## job 3263
Design Wienerfilter, start of the top module:
module Wienerfilter#(
    parameter WIDTH    = 16,
    parameter COL_NUM  = 128, 
    parameter ROW_NUM  = 2,
    localparam ADDR_DEP  =  COL_NUM * ROW_NUM,
    localparam ADDR_WID  =  $clog2(ADDR_DEP) + 'd1,
    localparam Serial_COL  =  $clog2(COL_NUM) + 'd1,
    localparam Serial_ROW  =  $clog2(ROW_NUM) + 'd1
)
(
input clk,
input rst,
input start,
input [ADDR_WID-1:0]wr_addr,
input ram_wr_en,
input [WIDTH-1:0]ram_data_in,
input  wire[7:0]rd_wiener,
input [1:0]rd_bank,
input      rd_para,
input [Serial_COL-1:0]wr_data_addr,
input ram_wr_data_en,
input [WIDTH-1:0]ram_data_wr_in,
output [WIDTH*2-1:0]DSP_ADD_DATA_o,
output reg[WIDTH*4-1:0]Wiener_data,
output reg Wiener_data_v,
output finish_cal_o,
output wire [WIDTH/2-1:0]ram_data_out_o,
output data_wr_v_o
) ;
localparam INIT      = 0,
           START     = 1, 
           READ_DATA = 2,
           WAIT_READ = 3,
           MULT_CAL  = 4,
           WAIT_CAL  = 5,
           ADD_CAL   = 6,
           DET       = 7, 
           FINISH    = 8;
reg [6:0]STATE;
reg [Serial_COL - 1:0 ]COL_cnt;
reg [Serial_ROW - 1:0 ]ROW_cnt;
reg [ADDR_WID-1:0]rd_ad_para;
reg [ADDR_WID-1:0]rd_addr;
always@(*) begin 
  rd_ad_para = rd_para? {rd_bank,rd_wiener[5:0]}:rd_addr;
end
wire [WIDTH/2-1:0]ram_data_out;
assign ram_data_out_o=ram_data_out;
wire [WIDTH-1:0]ram_data_data_out;
pmi_ram_dp
#(
  .pmi_wr_addr_depth    (ADDR_DEP ),  
  .pmi_wr_addr_width    (ADDR_WID ),  
  .pmi_wr_data_width    (WIDTH/2 ),  
  .pmi_rd_addr_depth    (ADDR_DEP ),  
  .pmi_rd_addr_width    (ADDR_WID ),  
  .pmi_rd_data_width    (WIDTH/2 ),  
  .pmi_regmode          ( "reg" ),  
  .pmi_resetmode        ("async" ),  
  .pmi_family           ("common" )   
) pmi_ram_dp_inst (
  .Data      (ram_data_in ),   
  .WrAddress (wr_addr ),   
  .RdAddress (rd_ad_para), 
  .WrClock   (clk   ),   
  .RdClock   (clk   ),   
  .WrClockEn (1 ),   
  .RdClockEn (1 ),   
  .WE        (ram_wr_en), 
  .Reset     (rst),   
  .Q         (ram_data_out )    
);
make LEC_CHECK=0 ABC_AREA=1 CAP_MARGIN=35 CELL_PAD_IN_SITES_GLOBAL_PLACEMENT=1 CORE_ASPECT_RATIO=1.01 CORE_MARGIN=5 CORE_UTILIZATION=32 CTS_CLUSTER_DIAMETER=254 GPL_ROUTABILITY_DRIVEN=0 GPL_TIMING_DRIVEN=0 HOLD_SLACK_MARGIN=-0.01 MAX_ROUTING_LAYER=met4 PLACE_DENSITY_LB_ADDON=0.06 SETUP_SLACK_MARGIN=0.32 SLEW_MARGIN=15 TNS_END_PERCENT=65 finish   # period 3.33 ns
run.sh (not shown) runs the stock make flow with config.mk's settings and CLKGATE_MAP_FILE=.
No crash in job 3263: every stage finished, but the layout fails its final checks due to negative setup slack.
The following lists how job 8064 was set up differently from job 3263:
==> flow/config.mk <==
export PLATFORM = sky130hd
export DESIGN_NAME = Wienerfilter
export DESIGN_NICKNAME = Wienerfilter
export VERILOG_FILES = /design/flow/design.v
export SDC_FILE = /design/flow/constraint.sdc
export NUM_CORES = 4
export LEC_CHECK = 0
export ABC_AREA = 1
export CAP_MARGIN = 0
export CORE_ASPECT_RATIO = 1.67
export CORE_MARGIN = 2
export CORE_UTILIZATION = 56
export PLACE_DENSITY_LB_ADDON = 0.2
export SLEW_MARGIN = 0
==> flow/constraint.sdc <==
create_clock -name core_clock -period 3.72 [get_ports {clk}]
set_input_delay 0.7440 -clock core_clock [delete_from_list [all_inputs] [get_ports {clk}]]
set_output_delay 0.7440 -clock core_clock [all_outputs]
set_load 0.01 [all_outputs]
### Flow results
Although it ran to completion, job 8064 produced a layout that fails the final checks because of negative setup slack.
On fill cell instance count of the final layout, the lower figure sits with job 8064, not job 3263.
The lower area taken by multi-input logic gates came out of job 8064.
The worst hold slack reported for job 8064 is greater than that of job 3263 by 0.083 ns.
Final critical path time including I/O delays and setup came out lower on job 8064 than on job 3263.
Relative to job 3263, flop share of the area increased by 5.9 points in job 8064.
Job 8064 gives less count of clock buffers in the final design than job 3263 did.
The total via count in the routed design in job 8064 is 0.928 times that in job 3263.
Slack of the critical path delta (job 8064 − job 3263): favourable
What job 1651 does differently from job 8064 at the input level:
-- flow/config.mk --
<<< job 8064, line 10
export CORE_ASPECT_RATIO = 1.67
>>> job 1651, line 10
<<< job 8064, line 12
export CORE_UTILIZATION = 56
export PLACE_DENSITY_LB_ADDON = 0.2
export SLEW_MARGIN = 0
>>> job 1651, line 11
export CORE_UTILIZATION = 72
export CTS_CLUSTER_DIAMETER = 171
export CTS_CLUSTER_SIZE = 16
export PLACE_DENSITY = 0.4
export SLEW_MARGIN = 20
==> flow/constraint.sdc <==
create_clock -name core_clock -period 2.9 [get_ports {clk}]
set_input_delay 0.5800 -clock core_clock [delete_from_list [all_inputs] [get_ports {clk}]]
set_output_delay 0.5800 -clock core_clock [all_outputs]
set_load 0.01 [all_outputs]
## What came out
To summarise job 1651: no stage aborted, but the layout did not pass its checks, failing on negative setup slack. Job 1651 improves on job 8064 in minimum clock period after layout. Taking job 8064 as 1.0, job 1651 lands at 0.843 on CTS buffer count. When the final numbers for job 1651 and job 8064 were put side by side, the total wirelength of the detailed-routed design turned out to be greater in job 8064. Between job 1651 and job 8064, final count of negative-setup-slack endpoints is higher for job 1651, job 8064 comes in under that.
### job 1651 -> job 2436
-- flow/config.mk --
<<< job 1651, line 8
export ABC_AREA = 1
export CAP_MARGIN = 0
>>> job 2436, line 8
export CAP_MARGIN = 10
<<< job 1651, line 12
export CTS_CLUSTER_DIAMETER = 171
export CTS_CLUSTER_SIZE = 16
export PLACE_DENSITY = 0.4
>>> job 2436, line 11
export CTS_CLUSTER_DIAMETER = 388
export CTS_CLUSTER_SIZE = 15
export SETUP_SLACK_MARGIN = 0.98
==> flow/constraint.sdc <==
create_clock -name core_clock -period 3.79 [get_ports {clk}]
set_input_delay 0.7580 -clock core_clock [delete_from_list [all_inputs] [get_ports {clk}]]
set_output_delay 0.7580 -clock core_clock [all_outputs]
set_load 0.01 [all_outputs]
## What came out
From the logs: job 2436 reached the end of the flow and failed the layout checks with negative setup slack. Note that the total length of routed met2 wires recorded for job 2436 amounts to 1.09 times the value seen in job 1651. Detailed-route wire length of job 2436 falls short of that of job 1651 slightly. Job 1651 -> job 2436: max capacitance violation total delta 0, exact match. Looking at last element of the critical path, the pmi_mult_dsp.p_q[30] result is from job 2436; the pmi_mult_dsp.p_q[17] one comes from job 1651. When job 2436 is set beside job 1651, its half-perimeter wire length after placement turns out to be 18% smaller. The die of job 2436 is smaller than the one used in job 1651. | tally of unique sky130hd cells used after synthesis | job 2436 vs job 1651 | 54% higher |.

* * *

build 67:
Wienerfilter again, from the RTL that the note above started with.
Settings: LEC_CHECK=0, CAP_MARGIN=10, CORE_MARGIN=2, CORE_UTILIZATION=72, CTS_CLUSTER_DIAMETER=388, CTS_CLUSTER_SIZE=14, SETUP_SLACK_MARGIN=-0.27, SLEW_MARGIN=20; clock period 2.9 ns.
Build 67 completed end to end; final checks failed (negative setup slack).
Changes in build 83 relative to build 67:
- CTS_CLUSTER_DIAMETER: 388 -> 369
- SETUP_SLACK_MARGIN: -0.27 -> -0.3
- CAP_MARGIN: 10 -> 40
- PLACE_DENSITY: unset -> 0.95
- the clock period (ns, I/O delays scaled along): 2.9 -> 2.93
- Build 83 did not make it past global routing, where a tool error ended it.
- Build 67 has a higher worst slack after detailed placement than build 83.
- Re instance tally after logic synthesis: no difference whatsoever between build 83 and build 67.
- Between build 67 and build 83, the placement-stage cell area figures differ only marginally.
- Build 67 -> build 83: number of top-level pins delta 0, exact match
- Routability-driven placement congestion ratio in build 83 vs build 67: up about 2.2%
- Comparing build 67 against build 83, there is no change at all in area figure in the yosys stat output.
- Number of gates resized after cts in build 83 is 48% higher than in build 67
What build 3 does differently from build 83 at the input level:
- CTS_CLUSTER_DIAMETER changed from 369 to 71
- CTS_CLUSTER_SIZE changed from 14 to 15
- PLACE_DENSITY removed (was 0.95)
- CAP_MARGIN changed from 40 to 20
- SETUP_SLACK_MARGIN changed from -0.3 to 0.98
- the clock period (ns, I/O delays scaled along) changed from 2.93 to 3.79
Although build 3 finished all stages, its layout failed final checks on negative setup slack. Reported for build 3 and build 83, overall chip area turned out identical to the last digit. Relative to build 83, number of resized instances in the post-cts repair step has decreased by about 20% in build 3. Reported for build 3 and build 83, overall die height turned out identical to the last digit. Relative to build 83, buffers inserted during post-CTS setup optimization has decreased by 20 in build 3. Build 3 ends up with a total of hold buffers inserted after clock tree synthesis that is 2 lower than in build 83. The minimum setup slack after placement of build 3 was superior to that of build 83. Taking build 83 as the reference, in build 3 routability congestion estimate from global placement fell by 0.017; half-perimeter wire length after placement fell by 40%; clock buffer count from CTS fell by 20.
Modified inputs, build 90 compared to build 3
- SETUP_SLACK_MARGIN changed from 0.98 to -0.3
- CTS_CLUSTER_DIAMETER changed from 71 to 369
- CTS_CLUSTER_SIZE changed from 15 to 14
- CAP_MARGIN changed from 20 to 10
- the clock period (ns, I/O delays scaled along) changed from 3.79 to 2.93
### Flow results
Between build 90 and build 3, the routed wire length is higher for build 90. Summary of build 90 over build 3: largest fanout on the critical path moved up; fraction of power consumed by combinational cells +0.3 points; global-route total usage across every layer rose by 1.4 points; worst setup slack -930 ps; global-route wire length before repair higher. Going from build 3 to build 90, the met3 track demand over resource in global routing was found to have gone up by 0.53 points. Build 90: all stages done; final checks FAILED (negative setup slack). Compared with build 3, build 90 shows count of clock-buffer cells in the layout that has gone up by a few percent. When build 90 is measured against build 3, its fmax turns out 0.0035 GHz lower. In terms of global placement routability congestion, build 90 and build 3 differ only marginally. Build 3 has lower reported clock group power than build 90.

* * *

Wienerfilter again, from the RTL that the note above started with.
clock: 4.28 ns
lec_check: 0
cap_margin: 25
cell_pad_in_sites_global_placement: 0
core_margin: 2
core_utilization: 56
gpl_routability_driven: 0
hold_slack_margin: -0.01
setup_slack_margin: 0.32
slew_margin: 20
tns_end_percent: 50
The first run completed and failed the layout checks on setup timing.
Change:
- CAP_MARGIN: 25 -> 20
- CELL_PAD_IN_SITES_GLOBAL_PLACEMENT: 0 -> default
- CORE_UTILIZATION: 56 -> 14
- GPL_ROUTABILITY_DRIVEN: 0 -> default
- HOLD_SLACK_MARGIN: -0.01 -> default
- SETUP_SLACK_MARGIN: 0.32 -> default
- TNS_END_PERCENT: 50 -> default
- clock period: 4.28 -> 6.36 ns (I/O delays scaled with it)
Outcome: With this change the flow completed and failed the layout checks on antenna rules. Final area goes up by a few percent. Utilization goes down by 48 points. Fmax goes down by about a fifth. Register-to-register slack gains 1.1 ns. Total power goes down by a quarter to a third. Count of clock-buffer cells in the layout goes down by 12. First-iteration DRC count goes down by a few percent. Critical path depth goes down by 1. Global-route usage goes down by 20 points.
Change:
- CORE_UTILIZATION: 14 -> 51
- clock period: 6.36 -> 3.17 ns (I/O delays scaled with it)
Outcome: This time the run finished with setup timing left; design area goes down by 2.0%; total power rose by 110%; worst setup slack got worse by 2.2 ns; synthesized area stays the same; die area shrinks by 72%; utilization grows by 44 points; clock-buffer cell count climbs by 2; clock skew falls by 0.095 ns; via count goes up by 4.1%; global-route usage goes up by 18 points.
Change:
- CORE_UTILIZATION: 51 -> 61
- clock period: 3.17 -> 5.22 ns (I/O delays scaled with it)
=> This time the run finished with timing, DRC and antenna clean; first-iteration DRC count hardly moves; worst hold slack gains 0.25 ns; final area shrinks by a few percent; via count shrinks by a few percent; core utilization grows by 8.4 points; flip-flop count is unchanged; worst setup slack gains 1.5 ns; clock skew shrinks by 0.013 ns; synthesized area does not change; global-route usage grows by 3.4 points; non-clock buffer count shrinks by 666.

* * *

== v57 ==
Starting RTL as in the previous note.
export LEC_CHECK = 0
export CAP_MARGIN = 25
export CELL_PAD_IN_SITES_GLOBAL_PLACEMENT = 0
export CORE_MARGIN = 2
export CORE_UTILIZATION = 72
export CTS_CLUSTER_SIZE = 55
export GPL_ROUTABILITY_DRIVEN = 0
export HOLD_SLACK_MARGIN = -0.01
export PLACE_DENSITY_LB_ADDON = 0.0
export SETUP_SLACK_MARGIN = 0.73
export SLEW_MARGIN = 20
export TNS_END_PERCENT = 50
create_clock -name core_clock -period 2.9 [get_ports {clk}]
v57: it failed during 4_1_cts, and the tool reported DPL-0033.
Input-level comparison between v49 and v57:
Settings: GPL_ROUTABILITY_DRIVEN: 0 -> unset; CTS_CLUSTER_DIAMETER: unset -> 388; HOLD_SLACK_MARGIN: -0.01 -> 0.29; CELL_PAD_IN_SITES_GLOBAL_PLACEMENT: 0 -> unset; CTS_CLUSTER_SIZE: 55 -> 14; TNS_END_PERCENT: 50 -> unset; SLEW_MARGIN: 20 -> 40; CORE_ASPECT_RATIO: unset -> 0.89; SETUP_SLACK_MARGIN: 0.73 -> -0.27; PLACE_DENSITY_LB_ADDON: 0.0 -> unset; CAP_MARGIN: 25 -> 10.
[summary]
v49 finished all stages; layout check result: FAIL, due to negative setup slack. Summary: with v57 as the reference, floorplan die width in v49 moved up by a few percent. On worst setup slack before clock tree synthesis: between v57 and v49, it ends up higher for v57. Reported for v57 and v49, post-synthesis average cell area turned out identical to the last digit. v57 and v49 ended up with nearly the same pre-placement core utilization. Compared with v57, post-placement cell count in v49 decreased slightly.
Relative to v49, the following input files were edited for v47:
Settings: swapping -0.27 for 0.75 in SETUP_SLACK_MARGIN; putting TNS_END_PERCENT at 5 where nothing was set.
Notes after the runs:
- v49 finished every stage; the final checks, however, were not passed, the failures being negative setup slack.
- v47 -> stages 100% | layout checks FAIL | negative setup slack
- fa_1 as the cell type of the slowest stage on the worst timing path was reported by v49, and dfrtp_2 by v47.
- [compare] base=v49 new=v47: number of antenna cells inserted shows a reduction of 24; number of logic inverters in the finished layout shows no meaningful change.
- Compared with v49, power per cell area in v47 decreased slightly.
- v47 vs. v49: global-route wire length before repair went down by about 6.5%.
- Diff v49 -> v47 | routed wire length | down by more than 10%

* * *

## run 1
Wienerfilter again, from the RTL that the note above started with.
Settings: LEC_CHECK=0, CAP_MARGIN=10, CORE_MARGIN=2, CORE_UTILIZATION=72, CTS_CLUSTER_DIAMETER=71, CTS_CLUSTER_SIZE=15, HOLD_SLACK_MARGIN=0.29, SETUP_SLACK_MARGIN=0.98, SLEW_MARGIN=20; clock period 3.79 ns.
[flow] run 1 | stages: complete | final checks: fail | reason: setup timing
[inputs] run 2 vs run 1
Settings: removing CTS_CLUSTER_DIAMETER (formerly 71); removing SETUP_SLACK_MARGIN (formerly 0.98); changing CAP_MARGIN from 10 to 20; removing HOLD_SLACK_MARGIN (formerly 0.29); removing CTS_CLUSTER_SIZE (formerly 15); changing the clock period (ns, I/O delays scaled along) from 3.79 to 2.9.
--- outcome ---
- Nothing crashed in run 2 and all stages finished; the problem is that the final layout failed, the offending checks being setup timing.
- For the met2 routing resource usage after global routing, run 2 came in 9.3 points higher than run 1 did.
- Run 1 -> run 2: worst clock skew on the final layout flat
- Delta (run 2 minus run 1): global-route wire length before repair now sits higher; number of standard cells in the layout, taps in and fillers out +558; final design instance area without fill went up by 8300 µm²; final core utilization now sits higher.
- Routed metal-1 wire length went up by a few percent going from run 1 to run 2.
- Run 2 vs. run 1: setup slack fell by 1.14 ns, chip area estimate from yosys synthesis held, highest attainable clock frequency went down 5.3%.
- Sort run 2 and run 1 by time the worst path needs with I/O delays and setup, ascending, and run 1 comes first.
> inputs changed (run 2 -> run 3)
Settings: swapping 20 for 15 in CAP_MARGIN; putting CTS_CLUSTER_SIZE at 38 where nothing was set; swapping 2.9 for 4.35 in the clock period (ns, I/O delays scaled along).
[summary]
- To summarise run 3: no stage aborted, but the layout did not pass its checks, failing on setup timing.
- When run 3 is measured against run 2, its TritonCTS buffer count turns out about 0.7% lower.
- Taking run 2 as the reference point, the shortest clock period the worst path allows after layout of run 3 falls by 0.18 ns.
- In run 3, the wire length of the first global-routing pass came out 15% below the value in run 2.
- Setup slack: run 3 more than run 2
- Total internal power, run 3 and run 2: smaller value in run 3
- Run 2 -> run 3: final-layout fill cell count increased by more than 10%
- Going from run 2 to run 3, number of diodes shrank by more than a quarter.
- Against run 2 as the reference, run 3 delivers a lower core utilization.
--- input diff run 3..run 4 ---
Settings: a change of CTS_CLUSTER_SIZE from 38 to 14; a change of CAP_MARGIN from 15 to 20; an added SETUP_SLACK_MARGIN of 0.73; a change of the clock period (ns, I/O delays scaled along) from 4.35 to 2.9.
### Flow results
- Run 4 finished every stage; the final checks, however, were not passed, the failures being setup timing.
- For run 4, the worst hold-check path type was in2reg, unlike run 3, where it was reg2reg.
- [run 4 vs run 3] setup fix buffers added after clock tree synthesis: higher in run 4
- Delta (run 4 minus run 3): minimum period implied by the final worst setup slack rose by 0.19 ns; part of the power in registers down 1.8 points; setup slack fell 1.64 ns; routed wirelength normalized by instance count increased by 8.4 µm relative to the old numbers; number of vias per cell moved up.
- As far as count of mapped cells out of synthesis goes, run 3 and run 4 are indistinguishable; the numbers are identical.
Power is estimated from default activity; no workload was simulated.
